==> flow/design.v <==
(* keep_hierarchy = "yes", use_dsp = "yes" *)
module cordic_final #(
    parameter WIDTH = 32,          
    parameter FRAC = 14,           
    parameter ITER = 16,           
    parameter LOG_ITER = 4,         
    parameter POST_STAGES = 5       
)
(
    input wire                    clk,
    input wire                    rst_n,        
    input wire                    start,        
    input wire signed [WIDTH-1:0] x_in,         
    input wire                    func_select,  
    output reg                    busy,         
    output reg                    done,         
    output reg signed [WIDTH:0] result       
);
    localparam signed [WIDTH-1:0] ONE_Q = (1 << FRAC);         
    localparam signed [WIDTH-1:0] ONE_Q_1 = ONE_Q >> 1;         
    localparam signed [WIDTH-1:0] K_INV_SCALED = 16'sd19784;    
    wire [5:0] shift_lut [0:ITER-1];
    wire signed [WIDTH-1:0] atanh_lut [0:ITER-1];
    reg signed [WIDTH-1:0] x_pipe [0:ITER];
    reg signed [WIDTH-1:0] y_pipe [0:ITER];
    reg signed [WIDTH-1:0] z_pipe [0:ITER];
    reg valid_pipe [0:ITER];
    reg signed [WIDTH-1:0] x_input_pipe [0:POST_STAGES-1];
    reg signed [WIDTH-1:0] y_result_pipe [0:POST_STAGES-1];
    reg func_select_pipe [0:POST_STAGES-1];
    reg valid_post_pipe [0:POST_STAGES-1];
    reg signed [2*WIDTH-1:0] x_squared_pipe [0:POST_STAGES-1];
    reg signed [2*WIDTH-1:0] coeff_term_pipe [0:POST_STAGES-1];
    reg signed [WIDTH-1:0] one_minus_approx_pipe [0:POST_STAGES-1];
    reg signed [2*WIDTH-1:0] final_product_pipe [0:POST_STAGES-1];
    reg signed [WIDTH-1:0] extracted_result_pipe [0:POST_STAGES-1];
    reg [1:0] state, next_state;
    reg [LOG_ITER:0] stage_counter;
    localparam [1:0] IDLE = 2'b00;
    localparam [1:0] PROCESS = 2'b01;
    localparam [1:0] OUTPUT = 2'b10;
    reg signed [WIDTH-1:0] x_input_stored;  
    reg                    func_select_stored;
    integer i;
    assign shift_lut[0]  = 6'd1;   assign shift_lut[1]  = 6'd2;   assign shift_lut[2]  = 6'd3;   assign shift_lut[3]  = 6'd4;
    assign shift_lut[4]  = 6'd4;   assign shift_lut[5]  = 6'd5;   assign shift_lut[6]  = 6'd6;   assign shift_lut[7]  = 6'd7;
    assign shift_lut[8]  = 6'd8;   assign shift_lut[9]  = 6'd9;   assign shift_lut[10] = 6'd10;  assign shift_lut[11] = 6'd11;
    assign shift_lut[12] = 6'd12;  assign shift_lut[13] = 6'd13;  assign shift_lut[14] = 6'd13;  assign shift_lut[15] = 6'd14;
    assign atanh_lut[0]  = 16'sd9000;   assign atanh_lut[1]  = 16'sd4185;   assign atanh_lut[2]  = 16'sd2059;   assign atanh_lut[3]  = 16'sd1025;
    assign atanh_lut[4]  = 16'sd1025;   assign atanh_lut[5]  = 16'sd512;    assign atanh_lut[6]  = 16'sd256;    assign atanh_lut[7]  = 16'sd128;
    assign atanh_lut[8]  = 16'sd64;     assign atanh_lut[9]  = 16'sd32;     assign atanh_lut[10] = 16'sd16;     assign atanh_lut[11] = 16'sd8;
    assign atanh_lut[12] = 16'sd4;      assign atanh_lut[13] = 16'sd2;      assign atanh_lut[14] = 16'sd2;      assign atanh_lut[15] = 16'sd1;
    genvar stage;
    generate 
        for (stage = 0; stage < ITER; stage = stage + 1) 
        begin : cordic_pipeline
            wire z_positive;
            wire [5:0] current_shift;
            wire signed [WIDTH-1:0] x_shifted;
            wire signed [WIDTH-1:0] y_shifted;
            wire signed [WIDTH-1:0] atanh_val;
            assign z_positive = ~z_pipe[stage][WIDTH-1];
            assign current_shift = shift_lut[stage];
            assign x_shifted = x_pipe[stage] >>> current_shift;
            assign y_shifted = y_pipe[stage] >>> current_shift;
            assign atanh_val = atanh_lut[stage];
            always @(posedge clk or negedge rst_n) begin
                if (!rst_n) begin
                    x_pipe[stage+1] <= {WIDTH{1'b0}};
                    y_pipe[stage+1] <= {WIDTH{1'b0}};
                    z_pipe[stage+1] <= {WIDTH{1'b0}};
                    valid_pipe[stage+1] <= 1'b0;
                end else begin
                    (* use_dsp = "yes" *) x_pipe[stage+1] <= z_positive ? (x_pipe[stage] + y_shifted) : (x_pipe[stage] - y_shifted);
                    (* use_dsp = "yes" *) y_pipe[stage+1] <= z_positive ? (y_pipe[stage] + x_shifted) : (y_pipe[stage] - x_shifted);
                    (* use_dsp = "yes" *) z_pipe[stage+1] <= z_positive ? (z_pipe[stage] - atanh_val) : (z_pipe[stage] + atanh_val);
                    valid_pipe[stage+1] <= valid_pipe[stage];
                end
            end
        end
    endgenerate
    always @(posedge clk or negedge rst_n) begin
        if (!rst_n) begin
            x_input_pipe[0] <= {WIDTH{1'b0}};
            y_result_pipe[0] <= {WIDTH{1'b0}};
            func_select_pipe[0] <= 1'b0;
            valid_post_pipe[0] <= 1'b0;
            x_squared_pipe[0] <= {(2*WIDTH){1'b0}};
        end else begin
            x_input_pipe[0] <= x_input_stored;
            y_result_pipe[0] <= y_pipe[ITER];
            func_select_pipe[0] <= func_select_stored;
            valid_post_pipe[0] <= valid_pipe[ITER];
            (* use_dsp = "yes" *) x_squared_pipe[0] <= $signed(x_input_stored) * $signed(x_input_stored);
        end
    end
    always @(posedge clk or negedge rst_n) begin
        if (!rst_n) begin
            x_input_pipe[1] <= {WIDTH{1'b0}};
            y_result_pipe[1] <= {WIDTH{1'b0}};
            func_select_pipe[1] <= 1'b0;
            valid_post_pipe[1] <= 1'b0;
            coeff_term_pipe[1] <= {(2*WIDTH){1'b0}};
        end else begin
            x_input_pipe[1] <= x_input_pipe[0];
            y_result_pipe[1] <= y_result_pipe[0];
            func_select_pipe[1] <= func_select_pipe[0];
            valid_post_pipe[1] <= valid_post_pipe[0];
            (* use_dsp = "yes" *) coeff_term_pipe[1] <= (x_squared_pipe[0] * 23900) >>> 30;
        end
    end
    always @(posedge clk or negedge rst_n) begin
        if (!rst_n) begin
            x_input_pipe[2] <= {WIDTH{1'b0}};
            y_result_pipe[2] <= {WIDTH{1'b0}};
            func_select_pipe[2] <= 1'b0;
            valid_post_pipe[2] <= 1'b0;
            one_minus_approx_pipe[2] <= {WIDTH{1'b0}};
        end else begin
            x_input_pipe[2] <= x_input_pipe[1];
            y_result_pipe[2] <= y_result_pipe[1];
            func_select_pipe[2] <= func_select_pipe[1];
            valid_post_pipe[2] <= valid_post_pipe[1];
            (* use_dsp = "yes" *) one_minus_approx_pipe[2] <= ONE_Q - coeff_term_pipe[1][WIDTH-1:0];
        end
    end
    always @(posedge clk or negedge rst_n) begin
        if (!rst_n) begin
            x_input_pipe[3] <= {WIDTH{1'b0}};
            y_result_pipe[3] <= {WIDTH{1'b0}};
            func_select_pipe[3] <= 1'b0;
            valid_post_pipe[3] <= 1'b0;
            final_product_pipe[3] <= {(2*WIDTH){1'b0}};
        end else begin
            x_input_pipe[3] <= x_input_pipe[2];
            y_result_pipe[3] <= y_result_pipe[2];
            func_select_pipe[3] <= func_select_pipe[2];
            valid_post_pipe[3] <= valid_post_pipe[2];
            (* use_dsp = "yes" *) final_product_pipe[3] <= $signed(y_result_pipe[2]) * $signed(one_minus_approx_pipe[2]);
        end
    end
    always @(posedge clk or negedge rst_n) begin
        if (!rst_n) begin
            x_input_pipe[4] <= {WIDTH{1'b0}};
            y_result_pipe[4] <= {WIDTH{1'b0}};
            func_select_pipe[4] <= 1'b0;
            valid_post_pipe[4] <= 1'b0;
            extracted_result_pipe[4] <= {WIDTH{1'b0}};
        end else begin
            x_input_pipe[4] <= x_input_pipe[3];
            y_result_pipe[4] <= y_result_pipe[3];
            func_select_pipe[4] <= func_select_pipe[3];
            valid_post_pipe[4] <= valid_post_pipe[3];
            (* use_dsp = "yes" *) extracted_result_pipe[4] <= final_product_pipe[3] >>> FRAC;
        end
    end
    always @(*) begin
        case (state)
            IDLE: next_state = start ? PROCESS : IDLE;
            PROCESS: next_state = (stage_counter >= ITER + POST_STAGES + 3) ? OUTPUT : PROCESS; 
            OUTPUT: next_state = IDLE;
            default: next_state = IDLE;
        endcase
    end  
    always @(posedge clk or negedge rst_n) begin
        if (!rst_n) begin
            state <= IDLE;
            busy <= 1'b0;
            done <= 1'b0;
            result <= {WIDTH{1'b0}};
            stage_counter <= {(LOG_ITER+1){1'b0}};
            x_pipe[0] <= {WIDTH{1'b0}};
            y_pipe[0] <= {WIDTH{1'b0}};
            z_pipe[0] <= {WIDTH{1'b0}};
            valid_pipe[0] <= 1'b0;
            x_input_stored <= {WIDTH{1'b0}};
            func_select_stored <= 1'b0;
        end else begin
            state <= next_state;
            done <= 1'b0;  
            case (state)
                IDLE: begin
                    busy <= 1'b0;
                    stage_counter <= {(LOG_ITER+1){1'b0}};
                    if (start) begin
                        x_pipe[0] <= K_INV_SCALED;  
                        y_pipe[0] <= {WIDTH{1'b0}}; 
                        func_select_stored <= func_select;
                        if (func_select) begin  
                            z_pipe[0] <= x_in; 
                            x_input_stored <= x_in;
                        end else begin  
                            z_pipe[0] <= $signed(x_in) >>> 1; 
                            x_input_stored <= $signed(x_in) >>> 1;
                        end
                        valid_pipe[0] <= 1'b1;
                        busy <= 1'b1;
                        stage_counter <= {(LOG_ITER+1){1'b0}};
                    end
                end
                PROCESS: begin
                    stage_counter <= stage_counter + 1'b1;
                end
                OUTPUT: begin
                    busy <= 1'b0;
                    if (valid_post_pipe[POST_STAGES-1]) begin
                        if (func_select_pipe[POST_STAGES-1]) begin
                            result <= extracted_result_pipe[POST_STAGES-1];
                        end else begin
                            result <= (extracted_result_pipe[POST_STAGES-1] + ONE_Q) >>> 1;
                        end
                        done <= 1'b1;
                    end
                end
                default: begin
                    state <= IDLE;
                end
            endcase
        end
    end
endmodule                      
export LEC_CHECK = 0
export ABC_AREA = 1
export CAP_MARGIN = 35
export CORE_MARGIN = 2
export CORE_UTILIZATION = 72
export CTS_CLUSTER_DIAMETER = 258
export MAX_ROUTING_LAYER = met4
export SETUP_SLACK_MARGIN = 0.2
export SLEW_MARGIN = 20
create_clock -name core_clock -period 6.95 [get_ports {clk}]
run.sh (not shown) runs the stock make flow with config.mk's settings and CLKGATE_MAP_FILE=.
The first run ended with an error in global routing.
Edit:
==> flow/config.mk (replaced) <==
export PLATFORM = sky130hd
export DESIGN_NAME = cordic_final
export DESIGN_NICKNAME = cordic_final
export VERILOG_FILES = /design/flow/design.v
export SDC_FILE = /design/flow/constraint.sdc
export NUM_CORES = 4
export LEC_CHECK = 0
export CAP_MARGIN = 20
export CORE_MARGIN = 2
export CORE_UTILIZATION = 40
export SLEW_MARGIN = 20
==> flow/constraint.sdc (replaced) <==
create_clock -name core_clock -period 16.3 [get_ports {clk}]
set_input_delay 3.2600 -clock core_clock [delete_from_list [all_inputs] [get_ports {clk}]]
set_output_delay 3.2600 -clock core_clock [all_outputs]
set_load 0.01 [all_outputs]
What happened: The changed run produced a clean layout; die size rises by 62%; synthesized cell count falls by 24%; area after synthesis fell by 10%.
Edit:
--- a/flow/config.mk
+++ b/flow/config.mk
@@ -7,5 +7,6 @@
 export LEC_CHECK = 0
+export ABC_AREA = 1
 export CAP_MARGIN = 20
 export CORE_MARGIN = 2
-export CORE_UTILIZATION = 40
+export CORE_UTILIZATION = 72
 export SLEW_MARGIN = 20
==> flow/constraint.sdc (replaced) <==
create_clock -name core_clock -period 7.99 [get_ports {clk}]
set_input_delay 1.5980 -clock core_clock [delete_from_list [all_inputs] [get_ports {clk}]]
set_output_delay 1.5980 -clock core_clock [all_outputs]
set_load 0.01 [all_outputs]
The new run finished with timing, DRC and antenna clean.
Worst hold slack improved by 0.0056 ns.
Clock skew goes down by 0.022 ns.
Final cell count grows by 15%.
Synthesized cell count rises by 32%.
Non-clock buffer count rose by 43.
Sequential cell count does not change.
Global-route usage rises by 25 points.
Edit:
--- a/flow/config.mk
+++ b/flow/config.mk
@@ -8,5 +8,7 @@
 export ABC_AREA = 1
-export CAP_MARGIN = 20
+export CAP_MARGIN = 35
 export CORE_MARGIN = 2
 export CORE_UTILIZATION = 72
+export PLACE_DENSITY_LB_ADDON = 0.02
+export SETUP_SLACK_MARGIN = 1.78
 export SLEW_MARGIN = 20
==> flow/constraint.sdc (replaced) <==
create_clock -name core_clock -period 6.95 [get_ports {clk}]
set_input_delay 1.3900 -clock core_clock [delete_from_list [all_inputs] [get_ports {clk}]]
set_output_delay 1.3900 -clock core_clock [all_outputs]
set_load 0.01 [all_outputs]
Outcome: The changed run aborted during global routing. Synthesized area does not change. Synthesized cell count is unchanged. Die size does not change.
